==> flow/design.v (excerpt) <==
module filtro_fir
  #(
    parameter WW_INPUT  = 8,
    parameter WW_OUTPUT = 8
    ) 
   (
    input 			  clk,
    input 			  i_en,
    input 			  i_srst,
    input signed [ WW_INPUT-1:0]  i_data,
    output signed [WW_OUTPUT-1:0] o_data
    );
  localparam WW_COEFF = 8;
   reg  signed [WW_INPUT           -1:0] register [14:1];
   wire signed [         WW_COEFF  -1:0] coeff    [14:0];
   wire signed [WW_INPUT+WW_COEFF  -1:0] prod     [14:0];
   wire signed [WW_INPUT+WW_COEFF+1-1:0] sum      [8:1]; 
   wire signed [WW_INPUT+WW_COEFF+2-1:0] sum1     [4:1]; 
   wire signed [WW_INPUT+WW_COEFF+3-1:0] sum2     [2:1]; 
   wire signed [WW_INPUT+WW_COEFF+4-1:0] sum3; 
   reg signed [WW_INPUT+WW_COEFF   -1:0] prod_d   [14:0];
   reg signed [WW_INPUT+WW_COEFF+4 -1:0] sum3_d;
   reg signed [WW_INPUT+WW_COEFF+1 -1:0] sum_d    [8:1];
    assign coeff[ 0] = 8'hFF;
    assign coeff[ 1] = 8'hFF;
    assign coeff[ 2] = 8'hFF;
    assign coeff[ 3] = 8'h00;
    assign coeff[ 4] = 8'h03;
  ...
For scale: roughly 1800 cells after synthesis, ~410 flip-flops, about 19000 um^2 of cells after synthesis.
Settings: LEC_CHECK=0, CAP_MARGIN=20, CELL_PAD_IN_SITES_GLOBAL_PLACEMENT=3, CORE_MARGIN=2, CORE_UTILIZATION=40, CTS_CLUSTER_DIAMETER=64, HOLD_SLACK_MARGIN=0.11, MAX_ROUTING_LAYER=met4, PLACE_DENSITY_LB_ADDON=0.11, SETUP_SLACK_MARGIN=-0.32, SLEW_MARGIN=25, TNS_END_PERCENT=45; clock period 4.31 ns.
run.sh (not shown) runs the stock make flow with config.mk's settings and CLKGATE_MAP_FILE=.
The baseline finished with setup timing left.
Next try:
==> flow/config.mk (replaced) <==
export PLATFORM = sky130hd
export DESIGN_NAME = filtro_fir
export DESIGN_NICKNAME = filtro_fir
export VERILOG_FILES = /design/flow/design.v
export SDC_FILE = /design/flow/constraint.sdc
export NUM_CORES = 4
export LEC_CHECK = 0
export CAP_MARGIN = 20
export CORE_MARGIN = 2
export CORE_UTILIZATION = 40
export SLEW_MARGIN = 20
==> flow/constraint.sdc (replaced) <==
create_clock -name core_clock -period 5.5 [get_ports {clk}]
set_input_delay 1.1000 -clock core_clock [delete_from_list [all_inputs] [get_ports {clk}]]
set_output_delay 1.1000 -clock core_clock [all_outputs]
set_load 0.01 [all_outputs]
After rerunning: Now the flow ran to the end with no violations. Routed wire length shrinks by about 9%. Count of clock-buffer cells in the layout shrinks by 9. Area after synthesis stays the same. Design area shrinks by about 2.5%. Via count stays flat. Worst hold slack is about the same. Die area is unchanged. Final cell count shrinks by about 1.6%. Global-route usage shrinks by 2.0 points. Setup slack improved by 0.88 ns.
Next try:
--- a/flow/config.mk
+++ b/flow/config.mk
@@ -9,3 +9,4 @@
 export CORE_MARGIN = 2
 export CORE_UTILIZATION = 40
+export SETUP_SLACK_MARGIN = 1.16
 export SLEW_MARGIN = 20
==> flow/constraint.sdc (replaced) <==
create_clock -name core_clock -period 4.81 [get_ports {clk}]
set_input_delay 0.9620 -clock core_clock [delete_from_list [all_inputs] [get_ports {clk}]]
set_output_delay 0.9620 -clock core_clock [all_outputs]
set_load 0.01 [all_outputs]
Outcome: The new run passed the timing, design-rule and antenna checks; maximum frequency went up by 9.9%; register-to-register slack got worse by 0.26 ns; final area went up by 1.8%; synthesized area does not change; routed wire length went up by 1.5%; utilization went up by 0.81 points; via count went up by 1.1%; global-route usage went up by 0.18 points; critical path depth went up by 1.
Next try:
--- a/flow/config.mk
+++ b/flow/config.mk
@@ -6,7 +6,10 @@
 export NUM_CORES = 4
 export LEC_CHECK = 0
-export CAP_MARGIN = 20
+export CAP_MARGIN = 15
+export CORE_ASPECT_RATIO = 1.32
 export CORE_MARGIN = 2
 export CORE_UTILIZATION = 40
-export SETUP_SLACK_MARGIN = 1.16
+export MAX_ROUTING_LAYER = met4
+export SETUP_SLACK_MARGIN = -0.51
 export SLEW_MARGIN = 20
+export TNS_END_PERCENT = 35
==> flow/constraint.sdc (replaced) <==
create_clock -name core_clock -period 5.5 [get_ports {clk}]
set_input_delay 1.1000 -clock core_clock [delete_from_list [all_inputs] [get_ports {clk}]]
set_output_delay 1.1000 -clock core_clock [all_outputs]
set_load 0.01 [all_outputs]
Effect: Global-route usage rises by 0.25 points. Fmax falls by 10%. Hold slack stays flat. First-iteration DRC count falls by 11%. Setup slack improves by 0.19 ns. Register-to-register slack improves by 0.19 ns. Flip-flop count stays the same. Count of clock-buffer cells in the layout falls by 12.
Next try:
==> flow/config.mk (replaced) <==
export PLATFORM = sky130hd
export DESIGN_NAME = filtro_fir
export DESIGN_NICKNAME = filtro_fir
export VERILOG_FILES = /design/flow/design.v
export SDC_FILE = /design/flow/constraint.sdc
export NUM_CORES = 4
export LEC_CHECK = 0
export ABC_AREA = 1
export CAP_MARGIN = 20
export CORE_MARGIN = 2
export CORE_UTILIZATION = 43
export SLEW_MARGIN = 20
==> flow/constraint.sdc (replaced) <==
create_clock -name core_clock -period 2.16 [get_ports {clk}]
set_input_delay 0.4320 -clock core_clock [delete_from_list [all_inputs] [get_ports {clk}]]
set_output_delay 0.4320 -clock core_clock [all_outputs]
set_load 0.01 [all_outputs]
After rerunning: The new run produced a layout that fails on setup timing. Cell count is higher by 16%. Register-to-register slack degrades by 2.2 ns. Synthesized area is higher by 3.0%. Final area is higher by 13%. Routed wire length is higher by 17%.
